--- flow/design.v ---
module ALU #(
    parameter DATA_W = 32
)
(
    input                       i_clk,    
    input                       i_rst_n,  
    input                       i_valid,  
    input [DATA_W - 1 : 0]      i_A,      
    input [DATA_W - 1 : 0]      i_B,      
    input [         2 : 0]      i_inst,   
    output [2*DATA_W - 1 : 0]   o_data,   
    output                      o_done    
);
    parameter S_IDLE           = 2'd0;
    parameter S_ONE_CYCLE_OP   = 2'd1;
    parameter S_MULTI_CYCLE_OP = 2'd2;
    reg  [         1: 0] state, state_nxt;  
    reg  [  DATA_W-1: 0] operand_a, operand_a_nxt;
    reg  [  DATA_W-1: 0] operand_b, operand_b_nxt;
    reg  [         2: 0] inst, inst_nxt;
    wire [  DATA_W-1: 0] add_buf, sub_buf;
    reg  [  2*DATA_W: 0] shift_reg, shift_reg_nxt;
    reg                  done, done_nxt;
    reg  [         4: 0] counter;
    assign add_buf = operand_a + operand_b;
    assign sub_buf = operand_a - operand_b;
    assign o_data = shift_reg[ 2*DATA_W-1: 0];
    assign o_done = done;
    always @(*) begin
        if (i_valid) begin
            operand_a_nxt = i_A;
            operand_b_nxt = i_B;
            inst_nxt      = i_inst;
        end
        else begin
            operand_a_nxt = operand_a;
            operand_b_nxt = operand_b;
            inst_nxt      = inst;
        end
    end
    always @(*) begin
        case(state)
            S_IDLE           :  begin
                if (i_valid) state_nxt = (i_inst >= 6 ) ? S_MULTI_CYCLE_OP : S_ONE_CYCLE_OP;
                else state_nxt = state;
            end
            S_ONE_CYCLE_OP   :  state_nxt = S_IDLE;
            S_MULTI_CYCLE_OP :  state_nxt = (counter == 31) ? S_IDLE : state;           
            default : state_nxt = state;
        endcase
    end
    always @(posedge i_clk) begin 
        counter <= (state == S_MULTI_CYCLE_OP) ? counter + 5'd1 : 5'd0;
    end
    always @(*) begin
        shift_reg_nxt = shift_reg;
        case (state)
            S_IDLE          : begin
                shift_reg_nxt = 65'b0;
                done_nxt = 1'b0;
            end
            S_ONE_CYCLE_OP  : begin
                case (inst)
                    3'd0    : begin
                        if ((operand_a[DATA_W-1] == 1) && (operand_b[DATA_W-1] == 1) && (add_buf[DATA_W-1] == 0))
                            shift_reg_nxt[31:0] = {1'b1, 31'b0};
                        else if ((operand_a[DATA_W-1] == 0) && (operand_b[DATA_W-1] == 0) && (add_buf[DATA_W-1] == 1))
                            shift_reg_nxt[31:0] = {1'b0, {31{1'b1}}};
                        else
                            shift_reg_nxt[31:0] = add_buf;
                    end
                    3'd1    : begin
                        if ((operand_a[DATA_W-1] == 1) && (operand_b[DATA_W-1] == 0) && (sub_buf[DATA_W-1] == 0))
                            shift_reg_nxt[31:0] = {1'b1, 31'b0};
                        else if ((operand_a[DATA_W-1] == 0) && (operand_b[DATA_W-1] == 1) && (sub_buf[DATA_W-1] == 1))
                            shift_reg_nxt[31:0] = {1'b0, {31{1'b1}}};
                        else
                            shift_reg_nxt[31:0] = sub_buf;
                    end
                    3'd2    : shift_reg_nxt[31:0] = operand_a & operand_b;
                    3'd3    : shift_reg_nxt[31:0] = operand_a | operand_b;
                    3'd4    : shift_reg_nxt[31:0] = ($signed(operand_a) < $signed(operand_b)) ? 32'd1 : 32'd0;
                    3'd5    : shift_reg_nxt[31:0] = $signed(operand_a) >>> $signed(operand_b);
                    default : shift_reg_nxt[31:0] = shift_reg[31:0];
                endcase
                shift_reg_nxt[64:32] = 33'b0;
                done_nxt = 1'b1;
            end
            S_MULTI_CYCLE_OP: begin
                case (inst)
                    3'd6    : begin
                        if (counter == 0)
                            shift_reg_nxt[31:0] = operand_a;
                        else
                            shift_reg_nxt[31:0] = shift_reg[31:0];
                        if(shift_reg_nxt[0] == 1)
                            shift_reg_nxt[64:32] = shift_reg[63:32] + operand_b;
                        else
                            shift_reg_nxt[64:32] = shift_reg[63:32];
                        shift_reg_nxt = shift_reg_nxt >> 1;
                        if (counter == 31) 
                            done_nxt = 1'b1;
                        else 
                            done_nxt = 1'b0;
                    end
                    3'd7    :begin
                        if (counter == 0) begin
                            if ((operand_b == 1) && (operand_a[31] == 1)) begin
                                shift_reg_nxt[31:1] = operand_a[30:0];
                                shift_reg_nxt[32] = 0;
                                shift_reg_nxt[0] = 1;
                            end
                            else begin
                                shift_reg_nxt[32:1] = operand_a;
                                shift_reg_nxt[0] = 0;
                            end
                            shift_reg_nxt[63:33] = shift_reg[63:33];
                        end
                        else begin
                            if (shift_reg[63:32] >= operand_b) begin
                                shift_reg_nxt[63:32] = shift_reg[63:32] - operand_b;
                                shift_reg_nxt[0] = 1;
                            end
                            else begin
                                shift_reg_nxt[63:32] = shift_reg[63:32];
                                shift_reg_nxt[0] = 0;
                            end
                            shift_reg_nxt[31:1] = shift_reg[31:1];
                        end
                        if (counter == 31) 
                            done_nxt = 1'b1;
                        else begin
                            shift_reg_nxt = shift_reg_nxt << 1;
                            done_nxt = 1'b0;
                        end
                    end
                    default :begin
                        shift_reg_nxt = shift_reg;
                        done_nxt = done;
                    end
                endcase
            end
            default : begin
                shift_reg_nxt = shift_reg;
                done_nxt = 1'b0;
            end
        endcase
    end
    always @(posedge i_clk or negedge i_rst_n) begin
        if(!i_rst_n) begin 
            done <= 0;
        end
        else begin
            done <= done_nxt;
        end
    end
    always @(posedge i_clk or negedge i_rst_n) begin
        if (!i_rst_n) begin
            state       <= S_IDLE;
            operand_a   <= 0;
            operand_b   <= 0;
            inst        <= 0;
            shift_reg   <= 0;
        end
        else begin
            state       <= state_nxt;
            operand_a   <= operand_a_nxt;
            operand_b   <= operand_b_nxt;
            inst        <= inst_nxt;
            shift_reg   <= shift_reg_nxt;
        end
    end
endmodule
--- flow/run.sh ---
#!/bin/bash
# the make line also repeats each setting of config.mk as NAME=value (left out here)
make -C /OpenROAD-flow-scripts/flow DESIGN_CONFIG=/design/flow/config.mk WORK_HOME=/design/flow/orfs CLKGATE_MAP_FILE= finish
--- flow/constraint.sdc ---
create_clock -name core_clock -period 7.0 [get_ports {i_clk}]
set_input_delay 1.4000 -clock core_clock [delete_from_list [all_inputs] [get_ports {i_clk}]]
set_output_delay 1.4000 -clock core_clock [all_outputs]
set_load 0.01 [all_outputs]
--- flow/config.mk ---
export PLATFORM = sky130hd
export DESIGN_NAME = ALU
export DESIGN_NICKNAME = ALU
export VERILOG_FILES = /design/flow/design.v
export SDC_FILE = /design/flow/constraint.sdc
export NUM_CORES = 4
export LEC_CHECK = 0
export CAP_MARGIN = 20
export CELL_PAD_IN_SITES_GLOBAL_PLACEMENT = 2
export CORE_ASPECT_RATIO = 0.5
export CORE_MARGIN = 2
export CORE_UTILIZATION = 36
export CTS_CLUSTER_DIAMETER = 351
export CTS_CLUSTER_SIZE = 60
export PLACE_DENSITY = 0.89
export SLEW_MARGIN = 0
export TNS_END_PERCENT = 10
==> qor.txt, run 1 <==
Gate power share: 63.8%
Pin count of the biggest net entering global routing: 94
Worst Hold Class: flop to flop
Largest stage delay, worst path: 680 ps
Top cells by count: nand2_1, o21ai_0, a21oi_1
Non-filler instance count after layout: 3,174
Maximum buffer depth of the clock tree: 2
Area leader share: 18.2%
Sequential power share: 21.4%
Total grt overflow: 0
Clk_skew: 16.7 ps
HPWL after DPL: 65,400 um
Final WS setup: 2180 ps
Ys async rst share: 96.4%
Die height: 164 um
Routed wire length: 85,400 um
R2r startpoint: operand_b[5]$_DFFE_PN0P_
Final hold vios: 0
Endpoint class of the critical path: flop
Post-synth EDFFs: 0
Num Clock Sinks: 140
WL met3: 9050 um
Commonest flop: dfrtp_1
Avg Synthesized Cell Area: 7.50 sq um
Vias: 19,800
Unrepaired setup endpoints after global routing: no
Synth Instances: 2,456
Critical path class: flop to flop
Xor/xnor share: 4.75%
Clock slew at reported path FFs: 80 ps
CTS root buf: clkbuf_16
Reg-to-reg setup timing slack: 2180 ps
Met2 WL: 34,600 um
Max layer used: met4
Crit path max fanout: 30
Final period util: 68.9%
Pre-CTS setup slack: 2330 ps
CTS tree: yes
Core area: 50,400 sq um
Vias in the first global route: 18,600
Yosys Instances: 2,456
Max Slew Vio Count: 0
Flops out of synthesis: 140
Post-CTS Resized: 0
Highest-power group: combinational cells
Largest area contributor in the netlist: dfrtp_1
Logic power comb: 4.19 mW
Sw power: 3.43 mW
FP Util: 36.6%
Crit. Startpoint: operand_b[5]$_DFFE_PN0P_
Io pins: 135
Post-CTS setup buffers: 0
Hold Path Sink: counter[0]$_SDFF_PN0_
Power Density: 317 nW/um^2
Critical Path AT: 5180 ps
CP Buf/Inv Count: 2
WP data required: 7360 ps
TNS Setup: 0 ps
Worst hold margin: 452 ps
Outcome: no timing/DRC/antenna violations
Setup violations, final: 0
Aoi share: 32.3%
CTS Buf Count: 17
Critical path's top delay family: AND-OR/OR-AND gates
Startpoint Class: flop
Synthesis Warnings: 1
Clock-net power: 0.972 mW
WL met1: 40,200 um
Peak Freq: 207 MHz
Critical path endpoint: shift_reg[43]$_DFFE_PN0P_
Seq/Total Area, Yosys: 18.9%
Final core utilization: 41.1%
Least-Margin Pin Slew: 1090 ps
# rows: 58
Wire length per cell: 26.9 um
GRT Util Overall: 31.6%
Hold_buf cts: 0
Vias per cell: 6.25
DRC viols: 0
Crit path max-delay cell type: a21bo_2
Gpl congestion: 1.01
Depth of the most critical reg-to-reg path: 13
Placed cell areas: 20,100 sq um
Tool warnings: 124
Initial antenna violation count: 0
Synth cell types: 105
YS chip area: 18,400 sq um
Logic family by area: AND-OR/OR-AND gates
Final Cell Area: 20,700 sq um
Rel. slew slack: 27.1%
DIE WIDTH: 324 um
Nets at Floorplan: 2,695
P&R area growth vs syn: 12.3%
Max-cap violations: 0
I/O Buffers: 134
Simple Share, Synth: 18.4%
Sequential power: 1.41 mW
DRT iter0 DRCs: 2,387
Post-synthesis adder-cell area fraction: 11.6%
Fin crit period: 4820 ps
Peak supply drop: 0.000133 V
Sw Share: 52.2%
Hold depth: 1
Lkg Pwr: 8.62 nW
Synth top cell by count: nand2_1
CP cell instances: clkinv_1 -> ha_1 -> a211oi_1 -> o21bai_1 -> o2111ai_1 -> o211ai_2 -> o21ai_1 -> a21bo_2 -> buf_4 -> mux2_2 -> nand2_1 -> o21ai_0 -> a221o_1
First-pass GRT wire length: 125,000 um
Top cells, area: dfrtp_1, ha_1, o21ai_0
Mux frac, synth: 6.54%
ANT nets after route: 0
Worst-Skew Late Latency: 480 ps
First-pass iteration count of the detailed router: 6
DP Cell Count: 3,140
Reg2reg end: shift_reg[43]$_DFFE_PN0P_
H-tree depth: 4
Hold Crit Start: counter[0]$_SDFF_PN0_
Cell depth of the worst setup path: 13
Synthesized area: 18,400 sq um
Int Pwr: 3.14 mW
Final nets: 2,708
Total power: 6.57 mW
Die ar.: 53,100 sq um
Power share of the clock group: 14.8%
final cells by class:
| class | instances | area, sq um |
|---|---|---|
| antenna | 2 | 5.00 |
| clock buffer | 18 | 429 |
| clock inverter | 14 | 145 |
| fill | 5271 | 29700 |
| inverter | 139 | 524 |
| multi-input combinational | 2000 | 13600 |
| sequential | 140 | 3480 |
| tap | 690 | 863 |
| timing repair buffer | 171 | 1640 |
routing by layer:
| layer | vias to the layer above | track usage [%] |
|---|---|---|
| li1 | 8948 | - |
| met3 | 109 | 8.87 |
| met1 | 9799 | 47.0 |
| met4 | 0 | 6.99 |
| met5 | - | 0 |
| met2 | 975 | 44.5 |
==> inputs of run 2 (changes only) <==
CELL_PAD_IN_SITES_GLOBAL_PLACEMENT = default   (was 2)
CORE_ASPECT_RATIO = default   (was 0.5)
CORE_UTILIZATION = 40   (was 36)
CTS_CLUSTER_DIAMETER = default   (was 351)
CTS_CLUSTER_SIZE = default   (was 60)
PLACE_DENSITY = default   (was 0.89)
SETUP_SLACK_MARGIN = 1.53   (was default)
SLEW_MARGIN = 20   (was 0)
TNS_END_PERCENT = default   (was 10)
clock period = 5.15 ns   (was 7.0 ns; I/O delays follow)
==> run 2 against run 1 <==
Compared with the run above:
- clock-buffer cell count down 1
- core utilization up 7.4 points
- die size down 10%
- worst setup slack worse by 630 ps
- critical path type unchanged
- largest power group unchanged
- highest routed layer unchanged
==> qor.txt, run 2 <==
Routed wire length: 87,800 um
Logic family by area: AND-OR/OR-AND gates
Initial antenna violation count: 0
Outcome: no timing/DRC/antenna violations
Final Cell Area: 22,000 sq um
Largest area contributor in the netlist: dfrtp_1
Setup violations, final: 0
Critical Path AT: 4010 ps
Tool warnings: 126
Post-synthesis adder-cell area fraction: 11.6%
Mux frac, synth: 6.54%
DP Cell Count: 3,068
Worst Hold Class: flop to flop
Maximum buffer depth of the clock tree: 2
Rel. slew slack: 27.3%
CP cell instances: inv_6 -> ha_2 -> or4_1 -> a21o_1 -> a31oi_2 -> o31ai_2 -> o211a_1 -> o31ai_2 -> a21o_1 -> xnor2_1 -> a21oi_1 -> a221o_1
Seq/Total Area, Yosys: 18.9%
Top cells, area: dfrtp_1, ha_1, o21ai_0
Critical path class: flop to flop
Gate power share: 65.2%
Top cells by count: nand2_1, o21ai_0, a21oi_1
Ys async rst share: 96.4%
H-tree depth: 4
Area leader share: 18.2%
Endpoint class of the critical path: flop
Simple Share, Synth: 18.4%
Reg area: 3530 sq um
Synth top cell by count: nand2_1
Footprint of the multi-input gates: 14,400 sq um
Worst-Skew Late Latency: 520 ps
Placed cell areas: 20,100 sq um
WP data required: 5560 ps
# rows: 78
Non-filler instance count after layout: 3,147
Hold Crit Start: counter[0]$_SDFF_PN0_
Synthesis Warnings: 1
Final nets: 2,772
Max-cap violations: 0
ANT nets after route: 0
Fin crit period: 3610 ps
Crit. Startpoint: operand_b[3]$_DFFE_PN0P_
CTS Buf Count: 17
Critical path's top delay family: AND-OR/OR-AND gates
Power share of the clock group: 14.6%
P&R area growth vs syn: 19.4%
Aoi share: 32.3%
Die ar.: 47,800 sq um
CTS root buf: clkbuf_16
Xor/xnor share: 4.75%
Highest-power group: combinational cells
Hold depth: 1
Commonest flop: dfrtp_1
Critical path endpoint: shift_reg[52]$_DFFE_PN0P_
Final core utilization: 48.5%
# fillers: 4,531
Hold Path Sink: counter[0]$_SDFF_PN0_
Clock-net power: 1.39 mW
Nets at Floorplan: 2,695
Pin count of the biggest net entering global routing: 97
Power Density: 431 nW/um^2
Unrepaired setup endpoints after global routing: yes
I/O Buffers: 134
GRT Util Overall: 36.2%
TNS Setup: 0 ps
Io pins: 135
Int Pwr: 4.62 mW
Num Clock Sinks: 140
FP Util: 40.6%
Depth of the most critical reg-to-reg path: 12
Peak supply drop: 0.000246 V
Least-Margin Pin Slew: 1080 ps
Total grt overflow: 0
Sequential power share: 20.2%
Logic power comb: 6.20 mW
Reg-to-reg setup timing slack: 1540 ps
Largest stage delay, worst path: 520 ps
Total power: 9.50 mW
Sequential power: 1.91 mW
DRC viols: 0
Synthesized area: 18,400 sq um
DRT iter0 DRCs: 2,278
Lkg Pwr: 8.96 nW
Sw Share: 51.4%
YS chip area: 18,400 sq um
Peak Freq: 277 MHz
First-pass iteration count of the detailed router: 6
Clock slew at reported path FFs: 70 ps
Reg2reg end: shift_reg[52]$_DFFE_PN0P_
Wire length per cell: 27.9 um
Clk_skew: 20.8 ps
Synth Instances: 2,456
Vias in the first global route: 19,100
CTS tree: yes
Crit path max-delay cell type: or4_1
Flops out of synthesis: 140
R2r startpoint: operand_b[3]$_DFFE_PN0P_
Post-synth EDFFs: 0
DIE WIDTH: 219 um
Sw power: 4.88 mW
First-pass GRT wire length: 128,000 um
Yosys Instances: 2,456
HPWL after DPL: 64,700 um
Startpoint Class: flop
CP Buf/Inv Count: 1
Cell depth of the worst setup path: 12
Max Slew Vio Count: 0
Final period util: 70.0%
Vias per cell: 6.44
Die height: 219 um
Synth cell types: 105
Vias: 20,300
Core area: 45,400 sq um
Avg Synthesized Cell Area: 7.50 sq um
Gpl congestion: 1.01
Crit path max fanout: 20
Final hold vios: 0
-- run 2: metrics by stage --
step	hold WS, ps	worst slack (ps)
final	458	1540
after global placement	436	893
after floorplan	414	1570
after CTS	465	1400
after detailed placement	449	662
after global routing	521	1430
-- run 2: cell type report --
type                       instances  area share [%]
tap                              600            3.41
multi-input combinational       2001            65.2
clock inverter                    15           0.807
antenna                            1          0.0114
sequential                       140            16.1
timing repair buffer             234            10.1
inverter                         139            2.50
clock buffer                      17            1.93
-- run 2: metal layers --
layer / global-route usage [%] / wire, um / up-vias
li1: - / - / 9076
met1: 49.1 / 37100 / 9844
met2: 55.1 / 38800 / 1155
met3: 6.92 / 7840 / 190
met4: 17.5 / 4040 / 0
met5: 0 / 0 / -
-- run 2: repair_timing --
action                     in CTS  in global routing
gates cloned                    1                  1
gates resized                 107                118
setup endpoints to repair      64                 64
pin swaps                       9                 22
setup buffers                  13                 31
hold buffers                    0                  0
==> inputs of run 3 (changes only) <==
CORE_UTILIZATION = 66   (was 40)
CTS_CLUSTER_SIZE = 28   (was default)
SETUP_SLACK_MARGIN = default   (was 1.53)
clock period = 3.54 ns   (was 5.15 ns; I/O delays follow)
==> run 3 against run 2 <==
Compared with the run above:
- synthesized area stayed put
- critical endpoint is now shift_reg[6]$_DFFE_PN0P_
- highest routed layer is now met5
- the layout now fails its checks (setup timing)
- core utilization grew 31 points
- register-to-register slack got worse by 1800 ps
- combinational power grew 51%
- first-iteration DRC count up 71%
- synthesized cell count did not move
- clock-buffer cell count did not move
==> qor.txt, run 3 <==
Startpoint Class: flop
Logic family by area: AND-OR/OR-AND gates
Top cells, area: dfrtp_1, ha_1, o21ai_0
Critical path endpoint: shift_reg[6]$_DFFE_PN0P_
CP cell instances: buf_4 -> ha_1 -> a21oi_1 -> o21ai_0 -> a22oi_2 -> a2111oi_4 -> o21ai_2 -> mux2_2 -> o211ai_2 -> buf_6 -> nor2_1 -> o31ai_2
Power share of the clock group: 14.1%
# rows: 61
Post-synth EDFFs: 0
DRT iter0 DRCs: 3,890
Largest area contributor in the netlist: dfrtp_1
Top cells by count: nand2_1, o21ai_0, a21oi_1
Unrepaired setup endpoints after global routing: yes
CTS root buf: clkbuf_16
Final core utilization: 79.7%
Avg Synthesized Cell Area: 7.50 sq um
Sw Share: 50.5%
Peak Freq: 263 MHz
Least-Margin Pin Slew: 917 ps
Num Clock Sinks: 140
Yosys Instances: 2,456
Final WS setup: -263 ps
Max Slew Vio Count: 0
I/O Buffers: 134
P&R area growth vs syn: 19.5%
Gpl congestion: 1.18
First-pass GRT wire length: 115,000 um
Sequential power share: 18.1%
WP data required: 3920 ps
Die height: 171 um
Reg-to-reg setup timing slack: -260 ps
Ys async rst share: 96.4%
Nets at Floorplan: 2,695
Routed wire length: 77,100 um
CTS Buf Count: 17
Maximum buffer depth of the clock tree: 2
Synthesized area: 18,400 sq um
Crit path max-delay cell type: ha_1
Setup violations, final: 31
DIE WIDTH: 171 um
Endpoint class of the critical path: flop
Commonest flop: dfrtp_1
Area leader share: 18.2%
Non-filler instance count after layout: 3,026
Worst hold margin: 263 ps
HPWL after DPL: 55,900 um
Fin crit period: 3800 ps
Mux frac, synth: 6.54%
Highest-power group: combinational cells
Sw power: 6.97 mW
Critical path's top delay family: AND-OR/OR-AND gates
Clock slew at reported path FFs: 70 ps
Crit path max fanout: 16
Tool warnings: 127
Aoi share: 32.3%
Initial antenna violation count: 2
DRC viols: 0
YS chip area: 18,400 sq um
TNS Setup: -5370 ps
Final nets: 2,873
Power Density: 627 nW/um^2
Total power: 13.8 mW
Synthesis Warnings: 1
Sequential power: 2.50 mW
Largest stage delay, worst path: 580 ps
FP Util: 66.7%
Synth cell types: 105
Int Pwr: 6.85 mW
Seq/Total Area, Yosys: 18.9%
Worst-Skew Late Latency: 480 ps
H-tree depth: 4
Worst Hold Class: primary input to asynchronous set/reset pin
Synth top cell by count: nand2_1
Peak supply drop: 0.000606 V
Depth of the most critical reg-to-reg path: 12
WL met1: 26,900 um
Post-synthesis adder-cell area fraction: 11.6%
Final Cell Area: 22,000 sq um
Gate power share: 67.8%
Core area: 27,600 sq um
WL met3: 12,400 um
Simple Share, Synth: 18.4%
Die ar.: 29,300 sq um
Vias in the first global route: 20,400
Final hold vios: 0
Met2 WL: 30,500 um
Logic power comb: 9.37 mW
# fillers: 1,993
GRT Util Overall: 51.5%
Flops out of synthesis: 140
Outcome: failed layout checks
Placed cell areas: 21,000 sq um
Clk_skew: 16.2 ps
Pin count of the biggest net entering global routing: 74
Crit. Startpoint: operand_a[7]$_DFFE_PN0P_
Lkg Pwr: 9.50 nW
Max-cap violations: 0
Layout Check Fail Reasons: setup timing
Wire length per cell: 25.5 um
Reg2reg end: shift_reg[6]$_DFFE_PN0P_
R2r startpoint: operand_a[7]$_DFFE_PN0P_
Xor/xnor share: 4.75%
Clock-net power: 1.95 mW
Pre-CTS setup slack: -131 ps
CP Buf/Inv Count: 2
Cell depth of the worst setup path: 12
Synth Instances: 2,456
ANT nets after route: 0
Vias per cell: 7.24
Hold_buf cts: 0
Critical path class: flop to flop
CTS tree: yes
First-pass iteration count of the detailed router: 12
DP Cell Count: 2,986
Max layer used: met5
Final period util: 107%
Io pins: 135
Vias: 21,900
Total grt overflow: 0
Critical Path AT: 4180 ps
Rel. slew slack: 38.7%
## run 3: final cells by class
cell class              instances  area, sq um  area share [%]
clock buffers                  17          425            1.93
multi-input cells            2000        13900            63.3
inverters                     139          529            2.40
repair buffers                336         2990            13.6
flip-flops and latches        140         3480            15.8
diodes                          1         2.50          0.0114
clock inverters                15          175           0.795
well taps                     378          473            2.15
## run 3: what timing repair did
item / 4_1_cts / 5_1_grt
pin swaps: 2 / 12
endpoints found under the setup margin: 23 / 59
gates resized: 12 / 68
setup buffers: 0 / 6
gates cloned: 0 / 1
## run 3: per-layer routing
layer  GRT usage, %  vias to the layer above
met5              0                        -
met3           20.4                      573
met1           64.3                    10000
met2           71.6                     2017
li1               -                     9289
met4           37.5                        2
==> inputs of run 4 (changes only) <==
ABC_AREA = 0   (was default)
CAP_MARGIN = 15   (was 20)
CELL_PAD_IN_SITES_DETAIL_PLACEMENT = 0   (was default)
CORE_ASPECT_RATIO = 0.65   (was default)
CORE_UTILIZATION = 72   (was 66)
CTS_CLUSTER_SIZE = 14   (was 28)
GPL_ROUTABILITY_DRIVEN = 0   (was default)
GPL_TIMING_DRIVEN = 1   (was default)
HOLD_SLACK_MARGIN = -0.1   (was default)
MAX_ROUTING_LAYER = met4   (was default)
PLACE_DENSITY_LB_ADDON = 0.02   (was default)
SLEW_MARGIN = 35   (was 20)
clock period = 3.87 ns   (was 3.54 ns; I/O delays follow)
==> run 4 against run 3 <==
Compared with the run above:
- the layout still fails its checks (setup timing)
- core utilization grew 3.7 points
- synthesized area stayed put
- final cell count fell by 4.0%
- first-iteration DRC count up 36%
- largest power group unchanged
- clock power is essentially flat
- critical path type unchanged
==> qor.txt, run 4 <==
Outcome: failed layout checks
Layout Check Fail Reasons: setup timing
Footprint of the multi-input gates: 13,700 sq um
Top cells, area: dfrtp_1, ha_1, o21ai_0
Vias in the first global route: 19,700
Int Pwr: 6.17 mW
GRT Util Overall: 56.6%
Max Slew Vio Count: 0
First-pass GRT wire length: 114,000 um
Highest-power group: combinational cells
Critical path endpoint: shift_reg[0]$_DFFE_PN0P_
Max-cap violations: 0
R2r startpoint: operand_b[21]$_DFFE_PN0P_
# rows: 47
Largest area contributor in the netlist: dfrtp_1
Least-Margin Pin Slew: 1000 ps
Seq/Total Area, Yosys: 18.9%
Num Clock Sinks: 140
DP Cell Count: 2,859
DRC viols: 0
DRT iter0 DRCs: 5,280
Crit path max fanout: 7
CTS root buf: clkbuf_16
Gate power share: 65.7%
Setup violations, final: 23
Reg2reg end: shift_reg[0]$_DFFE_PN0P_
Final WS setup: -192 ps
Vias: 22,300
Reg-to-reg setup timing slack: -190 ps
Synth cell types: 105
Simple Share, Synth: 18.4%
Final hold vios: 0
Lkg Pwr: 9.05 nW
Core area: 25,300 sq um
DIE WIDTH: 202 um
WP data required: 4240 ps
Io pins: 135
Yosys Instances: 2,456
Startpoint Class: flop
Commonest flop: dfrtp_1
Ys async rst share: 96.4%
Nets at Floorplan: 2,695
Flops out of synthesis: 140
# fillers: 1,628
Post-synthesis adder-cell area fraction: 11.6%
CP Buf/Inv Count: 1
Crit. Startpoint: operand_b[21]$_DFFE_PN0P_
Crit path max-delay cell type: a221oi_1
Area leader share: 18.2%
Sequential power share: 18.9%
Cell depth of the worst setup path: 10
Vias per cell: 7.67
P&R area growth vs syn: 14.5%
CP cell instances: nor4_2 -> and4_1 -> nand2_1 -> buf_4 -> o21ai_0 -> mux2i_1 -> a221oi_1 -> nor3_1 -> o211a_1 -> o31ai_1
Hold_buf cts: 0
Die height: 133 um
Die ar.: 26,900 sq um
Sequential power: 2.37 mW
YS chip area: 18,400 sq um
Xor/xnor share: 4.75%
Non-filler instance count after layout: 2,905
Wire length per cell: 26.5 um
Worst-Skew Late Latency: 480 ps
Depth of the most critical reg-to-reg path: 10
Reg area: 3490 sq um
Total power: 12.5 mW
Endpoint class of the critical path: flop
Synth Instances: 2,456
CTS tree: yes
Top cells by count: nand2_1, o21ai_0, a21oi_1
Clock-net power: 1.92 mW
Total grt overflow: 0
Worst Hold Class: primary input to asynchronous set/reset pin
Synthesized area: 18,400 sq um
Initial antenna violation count: 4
Logic power comb: 8.24 mW
Avg Synthesized Cell Area: 7.50 sq um
Peak Freq: 246 MHz
Sw power: 6.36 mW
Peak supply drop: 0.000540 V
Synth top cell by count: nand2_1
HPWL after DPL: 55,800 um
Post-synth EDFFs: 0
Worst hold margin: 289 ps
ANT nets after route: 0
Logic family by area: AND-OR/OR-AND gates
Clk_skew: 13.9 ps
Maximum buffer depth of the clock tree: 2
Power share of the clock group: 15.3%
Power Density: 594 nW/um^2
Aoi share: 32.3%
Final period util: 105%
Tool warnings: 124
Largest stage delay, worst path: 760 ps
First-pass iteration count of the detailed router: 22
H-tree depth: 4
Critical Path AT: 4430 ps
FP Util: 72.9%
Rel. slew slack: 33.1%
Clock slew at reported path FFs: 70 ps
Mux frac, synth: 6.54%
TNS Setup: -1950 ps
Final nets: 2,782
Critical path class: flop to flop
Fin crit period: 4060 ps
Synthesis Warnings: 1
I/O Buffers: 134
Routed wire length: 77,000 um
Pre-CTS setup slack: 120 ps
Critical path's top delay family: AND-OR/OR-AND gates
CTS Buf Count: 17
Pin count of the biggest net entering global routing: 80
Sw Share: 50.7%
run 4: layer usage:
metal | track usage [%] | vias to the layer above | wire [um]
li1 | - | 9091 | -
met4 | 28.2 | 0 | 6330
met5 | - | - | 0
met1 | 70.8 | 9991 | 26900
met3 | 30.1 | 743 | 15300
met2 | 73.1 | 2454 | 28500
run 4: repair_timing:
action	CTS	global route
resized	0	25
hold endpoints to repair	0	0
setup buffers	0	8
endpoints found under the setup margin	0	42
run 4: layout make-up:
cell class	count	area share [%]
multi-input cells	2000	64.9
flip-flops and latches	140	16.5
repair buffers	245	10.8
inverters	139	2.50
clock buffers	19	2.10
well taps	343	2.03
clock inverters	13	1.01
diodes	6	0.0712
run 4: per-stage QoR:
stage / util (%) / cell area [sq um]
after floorplan: - / 18400
after global placement: 80.2 / 20300
after CTS: 82.8 / 20900
after detailed placement: 80.2 / 20300
final: 83.4 / 21100
after global routing: 83.4 / 21100
==> inputs of run 5 (changes only) <==
ABC_AREA = default   (was 0)
CAP_MARGIN = 20   (was 15)
CELL_PAD_IN_SITES_DETAIL_PLACEMENT = default   (was 0)
CORE_ASPECT_RATIO = default   (was 0.65)
CORE_UTILIZATION = 70   (was 72)
CTS_CLUSTER_DIAMETER = 31   (was default)
CTS_CLUSTER_SIZE = 40   (was 14)
GPL_ROUTABILITY_DRIVEN = default   (was 0)
GPL_TIMING_DRIVEN = default   (was 1)
HOLD_SLACK_MARGIN = default   (was -0.1)
MAX_ROUTING_LAYER = default   (was met4)
PLACE_DENSITY_LB_ADDON = default   (was 0.02)
SETUP_SLACK_MARGIN = 1.04   (was default)
SLEW_MARGIN = 20   (was 35)
TNS_END_PERCENT = 65   (was default)
clock period = 3.59 ns   (was 3.87 ns; I/O delays follow)
==> run 5 against run 4 <==
Compared with the run above:
- synthesized area did not move
- die size rose by 2.7%
- the run now fails in global routing
- synthesized cell count did not move
==> qor.txt, run 5 <==
Outcome: aborted with a tool error
Stop stage: global routing
Error msg: [ERROR GRT-0232] Routing congestion too high. Check the congestion heatmap in the GUI.
Hold_buf cts: 0
Yosys Instances: 2,456
Gpl congestion: 1.20
Area leader share: 18.2%
Avg Synthesized Cell Area: 7.50 sq um
Largest area contributor in the netlist: dfrtp_1
Synth Instances: 2,456
DIE WIDTH: 166 um
Total grt overflow: 289
Synth cell types: 105
Synthesis Warnings: 1
Top cells by count: nand2_1, o21ai_0, a21oi_1
FP Util: 70.9%
CTS Buf Count: 17
GRT Util Overall: 86.9%
CTS root buf: clkbuf_16
Seq/Total Area, Yosys: 18.9%
Aoi share: 32.3%
Flops out of synthesis: 140
Num Clock Sinks: 140
H-tree depth: 4
Nets at Floorplan: 2,695
Synthesized area: 18,400 sq um
Die height: 166 um
Maximum buffer depth of the clock tree: 2
HPWL after DPL: 55,600 um
Core area: 26,000 sq um
Post-synthesis adder-cell area fraction: 11.6%
I/O Buffers: 134
Commonest flop: dfrtp_1
Mux frac, synth: 6.54%
Top cells, area: dfrtp_1, ha_1, o21ai_0
Placed cell areas: 21,000 sq um
Synth top cell by count: nand2_1
Post-synth EDFFs: 0
# rows: 59
Ys async rst share: 96.4%
Die ar.: 27,600 sq um
YS chip area: 18,400 sq um
Io pins: 135
Xor/xnor share: 4.75%
Logic family by area: AND-OR/OR-AND gates
Simple Share, Synth: 18.4%
## run 5: repair_timing
item | in CTS
buffers inserted | 80
resized | 302
endpoints found under the setup margin | 64
pin swaps | 97
cloned | 10
## run 5: per-stage QoR
| step | utilization (%) | cells | setup slack [ps] | hold slack, ps | power, mW |
|---|---|---|---|---|---|
| after floorplan | - | 2456 | 326 | 414 | 7.98 |
| after global placement | 80.7 | 2922 | 153 | 431 | 10.7 |
| after detailed placement | 80.7 | 2922 | 88.0 | 438 | 11.0 |
| after CTS | 91.5 | 3043 | 392 | 314 | 14.0 |
## run 5: per-layer routing
| metal | overflow | GRT usage (%) |
|---|---|---|
| met5 | 7 | 56.7 |
| met4 | 104 | 85.9 |
| met3 | 9 | 76.3 |
| met2 | 162 | 98.5 |
| met1 | 7 | 86.8 |
==> inputs of run 6 (changes only) <==
CTS_CLUSTER_DIAMETER = 36   (was 31)
CTS_CLUSTER_SIZE = 35   (was 40)
SETUP_SLACK_MARGIN = 1.3   (was 1.04)
TNS_END_PERCENT = 70   (was 65)
clock period = 4.51 ns   (was 3.59 ns; I/O delays follow)
==> run 6 against run 5 <==
Compared with the run above:
- the run again fails in global routing
- die size is the same
- synthesized area unchanged
- synthesized cell count did not move
==> qor.txt, run 6 <==
CTS root buf: clkbuf_16
Synthesis Warnings: 1
Num Clock Sinks: 140
Outcome: aborted with a tool error
Die ar.: 27,600 sq um
Io pins: 135
Maximum buffer depth of the clock tree: 2
Flops out of synthesis: 140
Post-synthesis adder-cell area fraction: 11.6%
Xor/xnor share: 4.75%
Area leader share: 18.2%
Top cells, area: dfrtp_1, ha_1, o21ai_0
Post-synth EDFFs: 0
Core area: 26,000 sq um
# rows: 59
Nets at Floorplan: 2,695
Ys async rst share: 96.4%
Yosys Instances: 2,456
Die height: 166 um
I/O Buffers: 134
Total grt overflow: 129
HPWL after DPL: 54,400 um
H-tree depth: 4
GRT Util Overall: 81.3%
Seq/Total Area, Yosys: 18.9%
Pre-CTS setup slack: 289 ps
Aoi share: 32.3%
Largest area contributor in the netlist: dfrtp_1
CTS Buf Count: 17
Simple Share, Synth: 18.4%
Synth Instances: 2,456
YS chip area: 18,400 sq um
Synth top cell by count: nand2_1
Gpl congestion: 1.18
Commonest flop: dfrtp_1
Mux frac, synth: 6.54%
Hold_buf cts: 0
FP Util: 70.9%
Logic family by area: AND-OR/OR-AND gates
DIE WIDTH: 166 um
Top cells by count: nand2_1, o21ai_0, a21oi_1
Synth cell types: 105
Avg Synthesized Cell Area: 7.50 sq um
Synthesized area: 18,400 sq um
Error msg: [ERROR GRT-0232] Routing congestion too high. Check the congestion heatmap in the GUI.
Stop stage: global routing
-- run 6: metal layers --
layer / GRT usage, % / overflow
met1: 83.9 / 2
met2: 95.1 / 65
met3: 67.5 / 2
met4: 78.3 / 60
met5: 32.2 / 0
-- run 6: what timing repair did --
| item | CTS |
|---|---|
| gates resized | 309 |
| gates cloned | 8 |
| endpoints found under the setup margin | 64 |
| setup buffers | 100 |
| pin swaps | 77 |
-- run 6: metrics by stage --
step	instances	area (sq um)	utilization, %
4_1_cts	2942	22800	87.6
3_5_place_dp	2802	19900	76.6
3_3_place_gp	2802	19900	76.6
2_1_floorplan	2456	18600	-
==> inputs of run 7 (changes only) <==
ABC_AREA = 1   (was default)
CAP_MARGIN = 15   (was 20)
CELL_PAD_IN_SITES_DETAIL_PLACEMENT = 1   (was default)
CORE_ASPECT_RATIO = 0.53   (was default)
CORE_MARGIN = 6   (was 2)
CORE_UTILIZATION = 59   (was 70)
CTS_CLUSTER_DIAMETER = 222   (was 36)
CTS_CLUSTER_SIZE = 22   (was 35)
GPL_ROUTABILITY_DRIVEN = 1   (was default)
GPL_TIMING_DRIVEN = 1   (was default)
HOLD_SLACK_MARGIN = 0.05   (was default)
MAX_ROUTING_LAYER = met4   (was default)
PLACE_DENSITY_LB_ADDON = 0.23   (was default)
SETUP_SLACK_MARGIN = -0.25   (was 1.3)
SLEW_MARGIN = 35   (was 20)
TNS_END_PERCENT = default   (was 70)
clock period = 3.77 ns   (was 4.51 ns; I/O delays follow)
==> run 7 against run 6 <==
Compared with the run above:
- the flow stops in detailed placement
- synthesized cell count is 29% higher
- synthesized area is 6.3% higher
- die size is 37% higher
==> qor.txt, run 7 <==
Outcome: aborted with a tool error
Stop stage: detailed placement
Error msg: [ERROR DPL-0033] detailed placement checks failed during check placement.
Synth top cell by count: nand2_1
Flops out of synthesis: 140
Post-synthesis adder-cell area fraction: 11.0%
Commonest flop: dfrtp_1
Top cells by count: nand2_1, nand3_1, inv_1
Simple Share, Synth: 34.7%
Die ar.: 37,900 sq um
Post-synth EDFFs: 0
Area leader share: 17.1%
Seq/Total Area, Yosys: 17.8%
I/O Buffers: 134
Io pins: 135
Yosys Instances: 3,174
# rows: 47
Gpl congestion: 1.45
FP Util: 61.3%
Nets at Floorplan: 3,413
Ys async rst share: 96.4%
Top cells, area: dfrtp_1, nand2_1, ha_1
DIE WIDTH: 262 um
Mux frac, synth: 0%
Avg Synthesized Cell Area: 6.17 sq um
Synth cell types: 68
Logic family by area: simple AND/OR/NAND/NOR gates
Largest area contributor in the netlist: dfrtp_1
Die height: 145 um
Synth Instances: 3,174
YS chip area: 19,600 sq um
Synthesis Warnings: 1
Synthesized area: 19,600 sq um
Aoi share: 22.0%
Xor/xnor share: 3.85%
Core area: 31,900 sq um
[run 7: metrics by stage]
step / setup slack (ps) / instances / hold slack, ps
floorplan: 636 / 3174 / 430
global placement: 203 / 3669 / 476
==> inputs of run 8 (changes only) <==
ABC_AREA = default   (was 1)
CAP_MARGIN = 20   (was 15)
CELL_PAD_IN_SITES_DETAIL_PLACEMENT = default   (was 1)
CORE_ASPECT_RATIO = default   (was 0.53)
CORE_MARGIN = 2   (was 6)
CORE_UTILIZATION = 40   (was 59)
CTS_CLUSTER_DIAMETER = default   (was 222)
CTS_CLUSTER_SIZE = default   (was 22)
GPL_ROUTABILITY_DRIVEN = default   (was 1)
GPL_TIMING_DRIVEN = default   (was 1)
HOLD_SLACK_MARGIN = default   (was 0.05)
MAX_ROUTING_LAYER = default   (was met4)
PLACE_DENSITY_LB_ADDON = default   (was 0.23)
SETUP_SLACK_MARGIN = default   (was -0.25)
SLEW_MARGIN = 20   (was 35)
clock period = 4.57 ns   (was 3.77 ns; I/O delays follow)
==> run 8 against run 7 <==
Compared with the run above:
- the run now finishes clean
- synthesized area decreased by 5.9%
- die size increased by 26%
- synthesized cell count decreased by 23%
==> qor.txt, run 8 <==
Sequential power: 2.07 mW
Synthesized area: 18,400 sq um
Logic family by area: AND-OR/OR-AND gates
TNS Setup: 0 ps
Critical path endpoint: shift_reg[18]$_DFFE_PN0P_
Final period util: 95.5%
R2r startpoint: operand_b[2]$_DFFE_PN0P_
Crit path max-delay cell type: a2111oi_0
Worst-Skew Late Latency: 510 ps
Hold_buf cts: 0
DRC viols: 0
P&R area growth vs syn: 13.9%
DIE WIDTH: 219 um
Vias in the first global route: 18,900
Pre-CTS setup slack: 210 ps
CTS root buf: clkbuf_16
Io pins: 135
Clock slew at reported path FFs: 70 ps
Reg2reg end: shift_reg[18]$_DFFE_PN0P_
Initial antenna violation count: 1
WP data required: 4940 ps
Yosys Instances: 2,456
Xor/xnor share: 4.75%
Worst Hold Class: flop to flop
Cell depth of the worst setup path: 12
Lkg Pwr: 8.88 nW
HPWL after DPL: 68,100 um
Sequential power share: 20.3%
Final WS setup: 206 ps
Endpoint class of the critical path: flop
Total grt overflow: 0
CTS tree: yes
# rows: 78
Least-Margin Pin Slew: 975 ps
H-tree depth: 4
Die height: 219 um
Final hold vios: 0
Routed wire length: 87,900 um
Hold Crit Start: counter[0]$_SDFF_PN0_
Setup violations, final: 0
Synth cell types: 105
GRT Util Overall: 36.6%
Non-filler instance count after layout: 3,132
Unrepaired setup endpoints after global routing: no
Critical path's top delay family: AND-OR/OR-AND gates
Die ar.: 47,800 sq um
First-pass GRT wire length: 128,000 um
CTS Buf Count: 17
CP cell instances: clkinv_1 -> ha_1 -> o21bai_1 -> o2111ai_1 -> a311oi_2 -> nor3b_2 -> o31ai_2 -> a311oi_1 -> xnor2_1 -> nand2_1 -> a2111oi_0 -> o31ai_1
Synthesis Warnings: 1
FP Util: 40.6%
Ant diodes: 0
Area leader share: 18.2%
Nets at Floorplan: 2,695
ANT nets after route: 0
Startpoint Class: flop
Ys async rst share: 96.4%
CP Buf/Inv Count: 1
Hold depth: 1
I/O Buffers: 134
Peak supply drop: 0.000279 V
Synth Instances: 2,456
DRT iter0 DRCs: 2,403
Pin count of the biggest net entering global routing: 80
Reg area: 3480 sq um
Max-cap violations: 0
First-pass iteration count of the detailed router: 6
Sw power: 5.29 mW
Vias: 20,100
DP Cell Count: 3,099
Rel. slew slack: 34.9%
Num Clock Sinks: 140
Post-synth EDFFs: 0
Int Pwr: 4.91 mW
Critical Path AT: 4730 ps
Top cells by count: nand2_1, o21ai_0, a21oi_1
Core area: 45,400 sq um
Gate power share: 65.7%
Largest stage delay, worst path: 770 ps
Gpl congestion: 1.06
Seq/Total Area, Yosys: 18.9%
Simple Share, Synth: 18.4%
Critical path class: flop to flop
Post-synthesis adder-cell area fraction: 11.6%
Fin crit period: 4360 ps
Mux frac, synth: 6.54%
Hold Path Sink: counter[0]$_SDFF_PN0_
Commonest flop: dfrtp_1
Maximum buffer depth of the clock tree: 2
Peak Freq: 229 MHz
Power share of the clock group: 14.0%
Clock-net power: 1.43 mW
Depth of the most critical reg-to-reg path: 12
Top cells, area: dfrtp_1, ha_1, o21ai_0
Vias per cell: 6.42
Synth top cell by count: nand2_1
Final nets: 2,758
Reg-to-reg setup timing slack: 210 ps
Clk_skew: 16.4 ps
Logic power comb: 6.71 mW
Footprint of the multi-input gates: 13,600 sq um
Outcome: no timing/DRC/antenna violations
Largest area contributor in the netlist: dfrtp_1
Wire length per cell: 28.1 um
Highest-power group: combinational cells
Tool warnings: 124
Power Density: 486 nW/um^2
Max Slew Vio Count: 0
Aoi share: 32.3%
YS chip area: 18,400 sq um
Avg Synthesized Cell Area: 7.50 sq um
Flops out of synthesis: 140
# fillers: 4,585
Crit. Startpoint: operand_b[2]$_DFFE_PN0P_
Crit path max fanout: 8
Sw Share: 51.9%
-- run 8: metal layers --
metal	track usage [%]	vias up	routed length (um)
met3	5.54	158	6460
met2	56.8	1031	39300
met5	0	-	12
met1	50.3	9878	38400
li1	-	9027	-
met4	15.6	2	3720
-- run 8: cell type report --
cell class	instances	area share, %
multi-input cells	2000	64.9
flip-flops and latches	140	16.6
repair buffers	221	9.80
well taps	600	3.58
inverters	139	2.50
clock buffers	22	2.21
clock inverters	10	0.441
-- run 8: stage by stage --
stage	cell area (sq um)	utilization, %	hold WS [ps]	power [mW]
global route	21000	46.2	499	10.8
detailed placement	20400	45.0	441	8.61
finish	21000	46.2	454	10.2
floorplan	18400	-	414	6.17
CTS	21000	46.2	457	10.1
global placement	20400	45.0	431	8.63
-- run 8: repair_timing --
item	4_1_cts	5_1_grt
endpoints found under the setup margin	0	1
gates resized	0	1
hold endpoints to repair	0	0
setup buffers	0	0
==> inputs of run 9 (changes only) <==
ABC_AREA = 1   (was default)
CAP_MARGIN = 5   (was 20)
CELL_PAD_IN_SITES_DETAIL_PLACEMENT = 2   (was default)
CELL_PAD_IN_SITES_GLOBAL_PLACEMENT = 3   (was default)
CORE_ASPECT_RATIO = 0.61   (was default)
CORE_MARGIN = 3   (was 2)
CORE_UTILIZATION = 59   (was 40)
GPL_ROUTABILITY_DRIVEN = 1   (was default)
MIN_ROUTING_LAYER = met2   (was default)
TNS_END_PERCENT = 65   (was default)
clock period = 7.0 ns   (was 4.57 ns; I/O delays follow)
==> run 9 against run 8 <==
Compared with the run above:
- the run now fails in global placement without I/O
- die size fell by 26%
- synthesized cell count up 29%
- synthesized area grew 6.3%
==> qor.txt, run 9 <==
Outcome: aborted with a tool error
Stop stage: global placement without I/O
Error msg: [ERROR GPL-0301] Utilization 149.878 % exceeds 100%.
Die ar.: 35,500 sq um
Logic family by area: simple AND/OR/NAND/NOR gates
Top cells, area: dfrtp_1, nand2_1, ha_1
Area leader share: 17.1%
Ys async rst share: 96.4%
Synth top cell by count: nand2_1
# rows: 51
Die height: 148 um
Synth cell types: 68
Commonest flop: dfrtp_1
FP Util: 60.6%
Xor/xnor share: 3.85%
Post-synth EDFFs: 0
Yosys Instances: 3,174
Nets at Floorplan: 3,413
DIE WIDTH: 239 um
Seq/Total Area, Yosys: 17.8%
Core area: 32,300 sq um
Synth Instances: 3,174
Largest area contributor in the netlist: dfrtp_1
Aoi share: 22.0%
Post-synthesis adder-cell area fraction: 11.0%
Top cells by count: nand2_1, nand3_1, inv_1
Simple Share, Synth: 34.7%
Synthesized area: 19,600 sq um
Synthesis Warnings: 1
Flops out of synthesis: 140
Avg Synthesized Cell Area: 6.17 sq um
YS chip area: 19,600 sq um
Mux frac, synth: 0%
==> inputs of run 10 (changes only) <==
CAP_MARGIN = 15   (was 5)
CELL_PAD_IN_SITES_DETAIL_PLACEMENT = 1   (was 2)
CELL_PAD_IN_SITES_GLOBAL_PLACEMENT = default   (was 3)
CORE_ASPECT_RATIO = 0.53   (was 0.61)
CTS_CLUSTER_DIAMETER = 222   (was default)
CTS_CLUSTER_SIZE = 22   (was default)
GPL_TIMING_DRIVEN = 0   (was default)
MAX_ROUTING_LAYER = met4   (was default)
MIN_ROUTING_LAYER = default   (was met2)
PLACE_DENSITY_LB_ADDON = 0.02   (was default)
SETUP_SLACK_MARGIN = -0.25   (was default)
SLEW_MARGIN = 35   (was 20)
TNS_END_PERCENT = default   (was 65)
clock period = 3.77 ns   (was 7.0 ns; I/O delays follow)
==> run 10 against run 9 <==
Compared with the run above:
- the flow stops in detailed placement
- die size is 0.12% higher
- synthesized area stayed put
- synthesized cell count stayed put
==> qor.txt, run 10 <==
Outcome: aborted with a tool error
Stop stage: detailed placement
Error msg: [ERROR DPL-0033] detailed placement checks failed during check placement.
Synth Instances: 3,174
Seq/Total Area, Yosys: 17.8%
Largest area contributor in the netlist: dfrtp_1
Top cells, area: dfrtp_1, nand2_1, ha_1
Synth top cell by count: nand2_1
Top cells by count: nand2_1, nand3_1, inv_1
Die height: 139 um
Post-synth EDFFs: 0
Post-synthesis adder-cell area fraction: 11.0%
# rows: 47
Nets at Floorplan: 3,413
Simple Share, Synth: 34.7%
Die ar.: 35,500 sq um
YS chip area: 19,600 sq um
Gpl congestion: 1.38
Aoi share: 22.0%
DIE WIDTH: 256 um
I/O Buffers: 133
Core area: 31,900 sq um
Synthesis Warnings: 1
Synthesized area: 19,600 sq um
Mux frac, synth: 0%
Xor/xnor share: 3.85%
Flops out of synthesis: 140
Logic family by area: simple AND/OR/NAND/NOR gates
FP Util: 61.3%
Ys async rst share: 96.4%
Avg Synthesized Cell Area: 6.17 sq um
Commonest flop: dfrtp_1
Io pins: 135
Synth cell types: 68
Yosys Instances: 3,174
Area leader share: 17.1%
==> run 10: per-stage QoR <==
step	setup WS, ps	instances	hold slack (ps)
floorplan	636	3174	430
global placement	-3660	3748	448
==> inputs of run 11 (changes only) <==
CAP_MARGIN = 5   (was 15)
CELL_PAD_IN_SITES_DETAIL_PLACEMENT = 2   (was 1)
CELL_PAD_IN_SITES_GLOBAL_PLACEMENT = 3   (was default)
CORE_ASPECT_RATIO = 1.14   (was 0.53)
CORE_MARGIN = 4   (was 3)
CORE_UTILIZATION = 36   (was 59)
CTS_CLUSTER_DIAMETER = default   (was 222)
CTS_CLUSTER_SIZE = default   (was 22)
GPL_TIMING_DRIVEN = default   (was 0)
MAX_ROUTING_LAYER = default   (was met4)
MIN_ROUTING_LAYER = met2   (was default)
PLACE_DENSITY_LB_ADDON = 0.17   (was 0.02)
SETUP_SLACK_MARGIN = default   (was -0.25)
SLEW_MARGIN = 20   (was 35)
TNS_END_PERCENT = 65   (was default)
clock period = 2.95 ns   (was 3.77 ns; I/O delays follow)
==> run 11 against run 10 <==
Compared with the run above:
- the flow stops in clock tree synthesis
- synthesized area is the same
- die size grew 64%
- synthesized cell count is the same
==> qor.txt, run 11 <==
Aoi share: 22.0%
Synth Instances: 3,174
Area leader share: 17.1%
Core area: 54,000 sq um
Synth cell types: 68
FP Util: 36.3%
Mux frac, synth: 0%
# rows: 91
YS chip area: 19,600 sq um
Synthesis Warnings: 1
Outcome: aborted with a tool error
Simple Share, Synth: 34.7%
Gpl congestion: 1.22
DP Cell Count: 4,315
Synth top cell by count: nand2_1
HPWL after DPL: 108,000 um
Commonest flop: dfrtp_1
Die height: 257 um
Synthesized area: 19,600 sq um
Ys async rst share: 96.4%
Yosys Instances: 3,174
Seq/Total Area, Yosys: 17.8%
Error msg: [ERROR DPL-0033] detailed placement checks failed during check placement.
Xor/xnor share: 3.85%
Logic family by area: simple AND/OR/NAND/NOR gates
Largest area contributor in the netlist: dfrtp_1
Avg Synthesized Cell Area: 6.17 sq um
Post-synth EDFFs: 0
Post-synthesis adder-cell area fraction: 11.0%
Top cells by count: nand2_1, nand3_1, inv_1
Io pins: 135
DIE WIDTH: 226 um
I/O Buffers: 134
Flops out of synthesis: 140
Top cells, area: dfrtp_1, nand2_1, ha_1
Nets at Floorplan: 3,413
Die ar.: 58,200 sq um
Stop stage: clock tree synthesis
Placed cell areas: 24,800 sq um
run 11: through the flow:
step	setup slack (ps)	setup TNS, ps	hold slack [ps]
floorplan	15.1	0	294
global placement	-368	-6540	443
detailed placement	-559	-22950	492
==> inputs of run 12 (changes only) <==
ABC_AREA = default   (was 1)
CAP_MARGIN = 25   (was 5)
CELL_PAD_IN_SITES_GLOBAL_PLACEMENT = default   (was 3)
CORE_ASPECT_RATIO = 1.05   (was 1.14)
CORE_MARGIN = 2   (was 4)
CORE_UTILIZATION = 49   (was 36)
GPL_ROUTABILITY_DRIVEN = default   (was 1)
GPL_TIMING_DRIVEN = 1   (was default)
MAX_ROUTING_LAYER = met4   (was default)
MIN_ROUTING_LAYER = default   (was met2)
PLACE_DENSITY = 0.54   (was default)
PLACE_DENSITY_LB_ADDON = default   (was 0.17)
SLEW_MARGIN = 10   (was 20)
TNS_END_PERCENT = 25   (was 65)
clock period = 8.7 ns   (was 2.95 ns; I/O delays follow)
==> run 12 against run 11 <==
Compared with the run above:
- the run fails in detailed placement
- synthesized cell count decreased by 23%
- die size decreased by 33%
- synthesized area decreased by 5.9%
==> qor.txt, run 12 <==
Post-synthesis adder-cell area fraction: 11.6%
Synthesis Warnings: 1
Yosys Instances: 2,456
Commonest flop: dfrtp_1
Error msg: [ERROR DPL-0033] detailed placement checks failed during check placement.
# rows: 72
Synth cell types: 105
Outcome: aborted with a tool error
Top cells, area: dfrtp_1, ha_1, o21ai_0
Nets at Floorplan: 2,695
DIE WIDTH: 193 um
Stop stage: detailed placement
Core area: 36,900 sq um
Xor/xnor share: 4.75%
Flops out of synthesis: 140
FP Util: 49.9%
Die ar.: 39,200 sq um
YS chip area: 18,400 sq um
Mux frac, synth: 6.54%
Ys async rst share: 96.4%
Logic family by area: AND-OR/OR-AND gates
I/O Buffers: 134
Synthesized area: 18,400 sq um
Avg Synthesized Cell Area: 7.50 sq um
Io pins: 135
Seq/Total Area, Yosys: 18.9%
Top cells by count: nand2_1, o21ai_0, a21oi_1
Largest area contributor in the netlist: dfrtp_1
Post-synth EDFFs: 0
Simple Share, Synth: 18.4%
Die height: 203 um
Aoi share: 32.3%
Synth top cell by count: nand2_1
Gpl congestion: 1.07
Synth Instances: 2,456
Area leader share: 18.2%
==> run 12: through the flow <==
| stage | area (sq um) | hold slack [ps] |
|---|---|---|
| after floorplan | 18400 | 414 |
| after global placement | 19800 | 435 |
==> inputs of run 13 (changes only) <==
ABC_AREA = 1   (was default)
CAP_MARGIN = 15   (was 25)
CELL_PAD_IN_SITES_DETAIL_PLACEMENT = 1   (was 2)
CELL_PAD_IN_SITES_GLOBAL_PLACEMENT = 1   (was default)
CORE_ASPECT_RATIO = 1.15   (was 1.05)
CORE_MARGIN = 7   (was 2)
CORE_UTILIZATION = 57   (was 49)
CTS_CLUSTER_DIAMETER = 222   (was default)
CTS_CLUSTER_SIZE = 22   (was default)
GPL_ROUTABILITY_DRIVEN = 1   (was default)
GPL_TIMING_DRIVEN = 0   (was 1)
HOLD_SLACK_MARGIN = 0.05   (was default)
PLACE_DENSITY = default   (was 0.54)
PLACE_DENSITY_LB_ADDON = 0.23   (was default)
SETUP_SLACK_MARGIN = -0.25   (was default)
SLEW_MARGIN = 35   (was 10)
TNS_END_PERCENT = 50   (was 25)
clock period = 4.4 ns   (was 8.7 ns; I/O delays follow)
==> run 13 against run 12 <==
Compared with the run above:
- synthesized cell count grew 29%
- die size grew 1.5%
- the flow stops in global placement
- synthesized area grew 6.3%
==> qor.txt, run 13 <==
Seq/Total Area, Yosys: 17.8%
Synth Instances: 3,174
# rows: 72
Flops out of synthesis: 140
Top cells, area: dfrtp_1, nand2_1, ha_1
Top cells by count: nand2_1, nand3_1, inv_1
Mux frac, synth: 0%
Post-synth EDFFs: 0
Synth top cell by count: nand2_1
Stop stage: global placement
Ys async rst share: 96.4%
Avg Synthesized Cell Area: 6.17 sq um
Synthesis Warnings: 1
Xor/xnor share: 3.85%
Error msg: [ERROR FLW-0024] Place density exceeds 1.0 (current PLACE_DENSITY_LB_ADDON =  0.23). Please check if the value of  PLACE_DENSITY_LB_ADDON is between 0 and 0.99.
Area leader share: 17.1%
DIE WIDTH: 187 um
Io pins: 135
Logic family by area: simple AND/OR/NAND/NOR gates
Commonest flop: dfrtp_1
Simple Share, Synth: 34.7%
Die ar.: 39,800 sq um
Aoi share: 22.0%
Largest area contributor in the netlist: dfrtp_1
Die height: 213 um
Synth cell types: 68
Post-synthesis adder-cell area fraction: 11.0%
Nets at Floorplan: 3,413
Outcome: aborted with a tool error
Core area: 33,700 sq um
FP Util: 58.1%
YS chip area: 19,600 sq um
Yosys Instances: 3,174
Synthesized area: 19,600 sq um
==> inputs of run 14 (changes only) <==
ABC_AREA = default   (was 1)
CAP_MARGIN = 20   (was 15)
CELL_PAD_IN_SITES_DETAIL_PLACEMENT = default   (was 1)
CELL_PAD_IN_SITES_GLOBAL_PLACEMENT = default   (was 1)
CORE_ASPECT_RATIO = default   (was 1.15)
CORE_MARGIN = 2   (was 7)
CORE_UTILIZATION = 67   (was 57)
CTS_CLUSTER_DIAMETER = default   (was 222)
CTS_CLUSTER_SIZE = default   (was 22)
GPL_ROUTABILITY_DRIVEN = default   (was 1)
GPL_TIMING_DRIVEN = default   (was 0)
HOLD_SLACK_MARGIN = default   (was 0.05)
MAX_ROUTING_LAYER = default   (was met4)
PLACE_DENSITY_LB_ADDON = default   (was 0.23)
SETUP_SLACK_MARGIN = default   (was -0.25)
SLEW_MARGIN = 20   (was 35)
TNS_END_PERCENT = default   (was 50)
clock period = 2.99 ns   (was 4.4 ns; I/O delays follow)
==> run 14 against run 13 <==
Compared with the run above:
- the flow stops in clock tree synthesis
- synthesized cell count decreased by 23%
- die size decreased by 27%
- synthesized area decreased by 5.9%
==> qor.txt, run 14 <==
Logic family by area: AND-OR/OR-AND gates
Mux frac, synth: 6.54%
Xor/xnor share: 4.75%
FP Util: 68.4%
Aoi share: 32.3%
HPWL after DPL: 64,200 um
Outcome: aborted with a tool error
Largest area contributor in the netlist: dfrtp_1
Synth Instances: 2,456
Avg Synthesized Cell Area: 7.50 sq um
Placed cell areas: 24,000 sq um
Flops out of synthesis: 140
Io pins: 135
Yosys Instances: 2,456
Stop stage: clock tree synthesis
Die ar.: 28,800 sq um
Post-synthesis adder-cell area fraction: 11.6%
Post-synth EDFFs: 0
DIE WIDTH: 170 um
Top cells, area: dfrtp_1, ha_1, o21ai_0
Error msg: [ERROR DPL-0038] Utilization greater than 100%, impossible to legalize
Nets at Floorplan: 2,695
I/O Buffers: 134
Synth cell types: 105
Area leader share: 18.2%
YS chip area: 18,400 sq um
Synth top cell by count: nand2_1
Pre-CTS setup slack: -479 ps
Commonest flop: dfrtp_1
Simple Share, Synth: 18.4%
Top cells by count: nand2_1, o21ai_0, a21oi_1
# rows: 60
Die height: 170 um
Synthesis Warnings: 1
Ys async rst share: 96.4%
Gpl congestion: 1.27
Core area: 27,000 sq um
Synthesized area: 18,400 sq um
Seq/Total Area, Yosys: 18.9%
[run 14: metrics by stage]
stage	std cells	TNS [ps]
detailed placement	3302	-19910
global placement	3302	-11530
floorplan	2456	-6980
==> inputs of run 15 (changes only) <==
CELL_PAD_IN_SITES_GLOBAL_PLACEMENT = 0   (was default)
CORE_ASPECT_RATIO = 1.52   (was default)
CORE_UTILIZATION = 36   (was 67)
CTS_CLUSTER_DIAMETER = 232   (was default)
GPL_ROUTABILITY_DRIVEN = 1   (was default)
GPL_TIMING_DRIVEN = 1   (was default)
HOLD_SLACK_MARGIN = 0.24   (was default)
MAX_ROUTING_LAYER = met4   (was default)
MIN_ROUTING_LAYER = met1   (was default)
PLACE_DENSITY_LB_ADDON = 0.09   (was default)
SETUP_SLACK_MARGIN = 0.5   (was default)
SLEW_MARGIN = 0   (was 20)
clock period = 3.07 ns   (was 2.99 ns; I/O delays follow)
==> run 15 against run 14 <==
Compared with the run above:
- now fails the layout checks on setup timing
- synthesized cell count unchanged
- synthesized area unchanged
- die size up 84%
==> qor.txt, run 15 <==
Power Density: 691 nW/um^2
HPWL after DPL: 77,200 um
Worst hold margin: 454 ps
Final nets: 3,383
Commonest flop: dfrtp_1
Sequential power share: 14.3%
DRT iter0 DRCs: 1,819
Endpoint class of the critical path: flop
Worst-Skew Late Latency: 490 ps
Synthesized area: 18,400 sq um
Outcome: failed layout checks
Pre-CTS setup slack: -690 ps
Layout Check Fail Reasons: setup timing
Seq/Total Area, Yosys: 18.9%
Synth top cell by count: nand2_1
Reg2reg end: shift_reg[62]$_DFFE_PN0P_
Yosys Instances: 2,456
Synth cell types: 105
WP data required: 3500 ps
Xor/xnor share: 4.75%
Startpoint Class: flop
Worst Hold Class: flop to flop
Fin crit period: 3310 ps
TNS Setup: -10,020 ps
DRC viols: 0
Placed cell areas: 25,200 sq um
Critical Path AT: 3730 ps
Post-synthesis adder-cell area fraction: 11.6%
First-pass iteration count of the detailed router: 5
Final Cell Area: 28,100 sq um
Gate power share: 74.5%
Synth Instances: 2,456
Mux frac, synth: 6.54%
Top cells by count: nand2_1, o21ai_0, a21oi_1
Aoi share: 32.3%
CP Buf/Inv Count: 4
DIE WIDTH: 188 um
Top cells, area: dfrtp_1, ha_1, o21ai_0
Pin count of the biggest net entering global routing: 64
Io pins: 135
H-tree depth: 4
Crit. Startpoint: operand_b[5]$_DFFE_PN0P_
Ys async rst share: 96.4%
Most used cell, CP: buf_6
YS chip area: 18,400 sq um
Max Slew Vio Count: 0
Cell depth of the worst setup path: 14
Largest stage delay, worst path: 510 ps
I/O Buffers: 134
# rows: 102
Critical path endpoint: shift_reg[62]$_DFFE_PN0P_
CTS tree: yes
Initial antenna violation count: 1
Vias: 22,400
Gpl congestion: 1.03
Final hold vios: 0
Num Clock Sinks: 140
Non-filler instance count after layout: 3,833
Nets at Floorplan: 2,695
Total grt overflow: 0
Reg area: 3480 sq um
Final WS setup: -235 ps
Flops out of synthesis: 140
Peak supply drop: 0.000483 V
Sequential power: 2.78 mW
GRT Util Overall: 37.3%
First-pass GRT wire length: 144,000 um
Final core utilization: 55.3%
Clk_skew: 16.2 ps
DP Cell Count: 3,744
Reg-to-reg setup timing slack: -240 ps
Sw Share: 48.0%
Critical path's top delay family: AND-OR/OR-AND gates
Highest-power group: combinational cells
Depth of the most critical reg-to-reg path: 14
Hold Path Sink: counter[0]$_SDFF_PN0_
Simple Share, Synth: 18.4%
# fillers: 4,955
Footprint of the multi-input gates: 15,300 sq um
Lkg Pwr: 12.3 nW
Wire length per cell: 25.6 um
Logic power comb: 14.5 mW
Maximum buffer depth of the clock tree: 2
Hold depth: 1
Total power: 19.4 mW
Largest area contributor in the netlist: dfrtp_1
Die height: 283 um
Int Pwr: 10.1 mW
Vias in the first global route: 22,500
Ant diodes: 0
P&R area growth vs syn: 52.4%
Power share of the clock group: 11.1%
Unrepaired setup endpoints after global routing: yes
Core area: 50,800 sq um
Peak Freq: 303 MHz
Hold Crit Start: counter[0]$_SDFF_PN0_
Setup violations, final: 64
CTS Buf Count: 17
Least-Margin Pin Slew: 1000 ps
Vias per cell: 5.84
Clock-net power: 2.16 mW
R2r startpoint: operand_b[5]$_DFFE_PN0P_
Tool warnings: 127
Logic family by area: AND-OR/OR-AND gates
Critical path class: flop to flop
FP Util: 36.3%
Final period util: 108%
Crit path max-delay cell type: or4_4
Area leader share: 18.2%
Avg Synthesized Cell Area: 7.50 sq um
Clock slew at reported path FFs: 70 ps
Max-cap violations: 0
Rel. slew slack: 33.3%
CTS root buf: clkbuf_16
Synthesis Warnings: 1
CP cell instances: clkinv_4 -> ha_4 -> buf_6 -> or4_4 -> a21o_1 -> a31oi_4 -> buf_6 -> nor3_4 -> buf_6 -> o211ai_4 -> a311oi_4 -> or4_4 -> a21oi_2 -> a211o_1
Crit path max fanout: 5
ANT nets after route: 0
Die ar.: 53,100 sq um
Routed wire length: 98,000 um
Sw power: 9.31 mW
Post-synth EDFFs: 0
==> run 15: timing repair <==
| item | 4_1_cts | 5_1_grt |
|---|---|---|
| resized | 227 | 122 |
| setup endpoints to repair | 64 | 64 |
| cloned | 3 | 1 |
| setup buffers | 39 | 13 |
| pin swaps | 93 | 58 |
| hold buffers | 1 | 0 |
| hold endpoints to repair | 59 | 0 |
==> run 15: area by class of cell <==
cell class / count / share of cell area, %
Inverter: 139 / 1.95
Sequential cell: 140 / 12.4
Tap cell: 676 / 3.01
Clock buffer: 19 / 1.58
Clock inverter: 13 / 0.414
Multi-Input combinational cell: 2000 / 54.6
Timing Repair Buffer: 846 / 26.1
==> run 15: metal layers <==
metal  routed length [um]  up-vias  global-route usage, %
li1                     -    10300                      -
met5                    0        -                      -
met3                 4060      240                   3.01
met2                47600      836                   63.4
met4                 6160        0                   19.4
met1                40200    11000                   44.0
Power and IR drop assume default switching activity.
